run 1:
## mult
module mult(	input clock, reset, nuke, 
		input [63:0] mcand, mplier,
		input start,
		output [63:0] product,
		output done
	   );
  	logic [63:0] mcand_out, mplier_out;
  	logic [(7*64)-1:0] internal_products, internal_mcands, internal_mpliers;
  	logic [6:0] internal_dones;
	mult_stage mstage [7:0]  (
		.clock(clock),
		.reset(reset),
		.nuke(nuke), 
		.product_in({internal_products,64'h0}),
		.mplier_in({internal_mpliers,mplier}),
		.mcand_in({internal_mcands,mcand}),
		.start({internal_dones,start}),
		.product_out({product,internal_products}),
		.mplier_out({mplier_out,internal_mpliers}),
		.mcand_out({mcand_out,internal_mcands}),
		.done({done,internal_dones})
	);
endmodule
Size: about 16000 cells after synthesis, roughly 1200 flip-flops, roughly 110000 um2 of cells after synthesis.
export LEC_CHECK = 0
export ABC_AREA = 1
export CAP_MARGIN = 20
export CORE_MARGIN = 2
export CORE_UTILIZATION = 40
export CTS_CLUSTER_SIZE = 42
export GPL_ROUTABILITY_DRIVEN = 0
export HOLD_SLACK_MARGIN = 0.07
export PLACE_DENSITY = 0.79
export SLEW_MARGIN = 20
export TNS_END_PERCENT = 95
create_clock -name core_clock -period 9.21 [get_ports {clock}]
run.sh (not shown) runs the stock make flow with config.mk's settings and CLKGATE_MAP_FILE=.
## Diff of input files: run 2 against run 1
Settings: TNS_END_PERCENT removed (was 95); ABC_AREA removed (was 1); HOLD_SLACK_MARGIN removed (was 0.07); PLACE_DENSITY removed (was 0.79); GPL_ROUTABILITY_DRIVEN removed (was 0); CTS_CLUSTER_SIZE removed (was 42); the clock period (ns, I/O delays scaled along) changed from 9.21 to 7.0.
--- outcome ---
From run 1 to run 2 the numbers moved as follows: die area down 15%, number of detailed-route iterations in the first pass down 5, via count down 32%. | portion of total power attributed to combinational logic | lower: run 2 |. Post-synthesis to final-layout area growth for run 2: 3.8 points up relative to run 1. Diff run 2 and run 1: overall power higher in run 2. Run 2 vs. run 1: design area decreased 12%, clock-buffer cell count decreased 3.
diff inputs: run 2 => run 3
Settings: an added CTS_CLUSTER_SIZE of 100; a change of CORE_UTILIZATION from 40 to 60; a change of the clock period (ns, I/O delays scaled along) from 7.0 to 3.58.
[summary]
No crash in run 3: every stage finished, but the layout fails its final checks due to antenna rules, setup timing. When the final numbers for run 3 and run 2 were put side by side, the overall routed net length turned out to be smaller in run 2. Taking run 2 as the reference point, the worst hold slack of run 3 falls by 0.053 ns. Number of global-route vias before repair (higher): run 3.
Edits applied to the flow inputs when going from run 3 to run 4:
Settings: clearing CTS_CLUSTER_SIZE, which used to be 100; swapping 60 for 17 in CORE_UTILIZATION; swapping 3.58 for 6.66 in the clock period (ns, I/O delays scaled along).
Of run 3 and run 4, run 4 shows the lower power in combinational cells, with run 3 above it.
The combinational group share of total power in run 4 was lower than what run 3 gave.
Post-route standard cell area excluding fillers delta (run 4 − run 3): favourable
Comparing run 3 and run 4, final wirelength is lower on run 4.
Looking at the reports, run 4 completed the entire flow and the layout it produced met the timing, design-rule and antenna checks.
Re critical path data required time: run 3 and run 4 aren't equal, and the lower value belongs to run 3.
The logic depth of the worst setup path including buffers in run 4 is 1.10 times that in run 3.

---

== run A ==
mult again, from the RTL that the note above started with.
Settings: LEC_CHECK=0, ABC_AREA=0, CAP_MARGIN=0, CELL_PAD_IN_SITES_DETAIL_PLACEMENT=1, CORE_ASPECT_RATIO=0.54, CORE_MARGIN=7, CORE_UTILIZATION=18, CTS_CLUSTER_DIAMETER=50, CTS_CLUSTER_SIZE=19, GPL_ROUTABILITY_DRIVEN=1, GPL_TIMING_DRIVEN=0, HOLD_SLACK_MARGIN=0.23, MIN_ROUTING_LAYER=met2, PLACE_DENSITY_LB_ADDON=0.01, SETUP_SLACK_MARGIN=0.16, SLEW_MARGIN=20, TNS_END_PERCENT=80; clock period 10.3 ns.
Ran to the end and failed final checks on capacitance limit, slew limit: run A.
## Diff of input files: run B against run A
# run A
export LEC_CHECK = 0
export ABC_AREA = 0
export CAP_MARGIN = 0
export CELL_PAD_IN_SITES_DETAIL_PLACEMENT = 1
export CORE_ASPECT_RATIO = 0.54
export CORE_MARGIN = 7
export CORE_UTILIZATION = 18
export CTS_CLUSTER_DIAMETER = 50
export CTS_CLUSTER_SIZE = 19
export GPL_ROUTABILITY_DRIVEN = 1
export GPL_TIMING_DRIVEN = 0
export HOLD_SLACK_MARGIN = 0.23
export MIN_ROUTING_LAYER = met2
export PLACE_DENSITY_LB_ADDON = 0.01
export SETUP_SLACK_MARGIN = 0.16
export SLEW_MARGIN = 20
export TNS_END_PERCENT = 80
create_clock -name core_clock -period 10.3 [get_ports {clock}]
# run B
export LEC_CHECK = 0
export CAP_MARGIN = 20
export CORE_MARGIN = 2
export CORE_UTILIZATION = 40
export SLEW_MARGIN = 20
create_clock -name core_clock -period 6.66 [get_ports {clock}]
## What came out
In summary, run B completed successfully, with a layout that passed the timing, design-rule and antenna checks.
Against run A, count of clock-buffer cells in the layout in run B fell by a few percent.
In the tables for run B and run A, fraction of standard cell area that is sequential reads higher with run B.
The capturing element of the worst setup path comes out mstage[0].partial_prod_reg[49]$_DFF_P_ in one run and mstage[0].partial_prod_reg[48]$_DFF_P_ in the other, namely in run B and run A respectively.
Run B: largest net degree at the start of global routing is about 150% higher than what run A reported.
Sequential cell area in the final layout across run B and run A: no real change.
Run comparison: run A busiest layer in global routing met3; run B busiest layer in global routing met2
Relative to run A, final cell count decreased by 4179 in run B.
Re met1 usage in global routing: run B and run A aren't equal, and the higher value belongs to run B.
[inputs] run C vs run B
# run B
export LEC_CHECK = 0
export CAP_MARGIN = 20
export CORE_MARGIN = 2
export CORE_UTILIZATION = 40
export SLEW_MARGIN = 20
create_clock -name core_clock -period 6.66 [get_ports {clock}]
# run C
export LEC_CHECK = 0
export CAP_MARGIN = 20
export CORE_MARGIN = 2
export CORE_UTILIZATION = 70
export SLEW_MARGIN = 20
create_clock -name core_clock -period 5.75 [get_ports {clock}]
==> results <==
Taking run B as the reference, in run C fraction of area in clock buffers and inverters dropped 0.68 points; worst hold slack now sits lower. As far as number of flip-flops and latches goes, run C and run B are indistinguishable; the numbers are identical.
The following lists how run D was set up differently from run C:
# run C
export LEC_CHECK = 0
export CAP_MARGIN = 20
export CORE_MARGIN = 2
export CORE_UTILIZATION = 70
export SLEW_MARGIN = 20
create_clock -name core_clock -period 5.75 [get_ports {clock}]
# run D
export LEC_CHECK = 0
export CAP_MARGIN = 20
export CORE_MARGIN = 2
export CORE_UTILIZATION = 40
export CTS_CLUSTER_SIZE = 69
export PLACE_DENSITY = 0.79
export SLEW_MARGIN = 20
create_clock -name core_clock -period 7.0 [get_ports {clock}]
==> results <==
- [run D] global-route track usage on met3 fell 1.2 points relative to run C
- Between run D and run C, total chip power is higher for run C, run D comes in under that.
- Max-slew headroom at the worst pin: run D lower than run C
- Looking at global-route wire length before repair across run D and run C, the one that comes out lower is run D.
- For placer congestion estimate, dividing the value from run C by the value from run D gives 1.08.
No activity file was given, so power comes from the tool's default toggle rates.
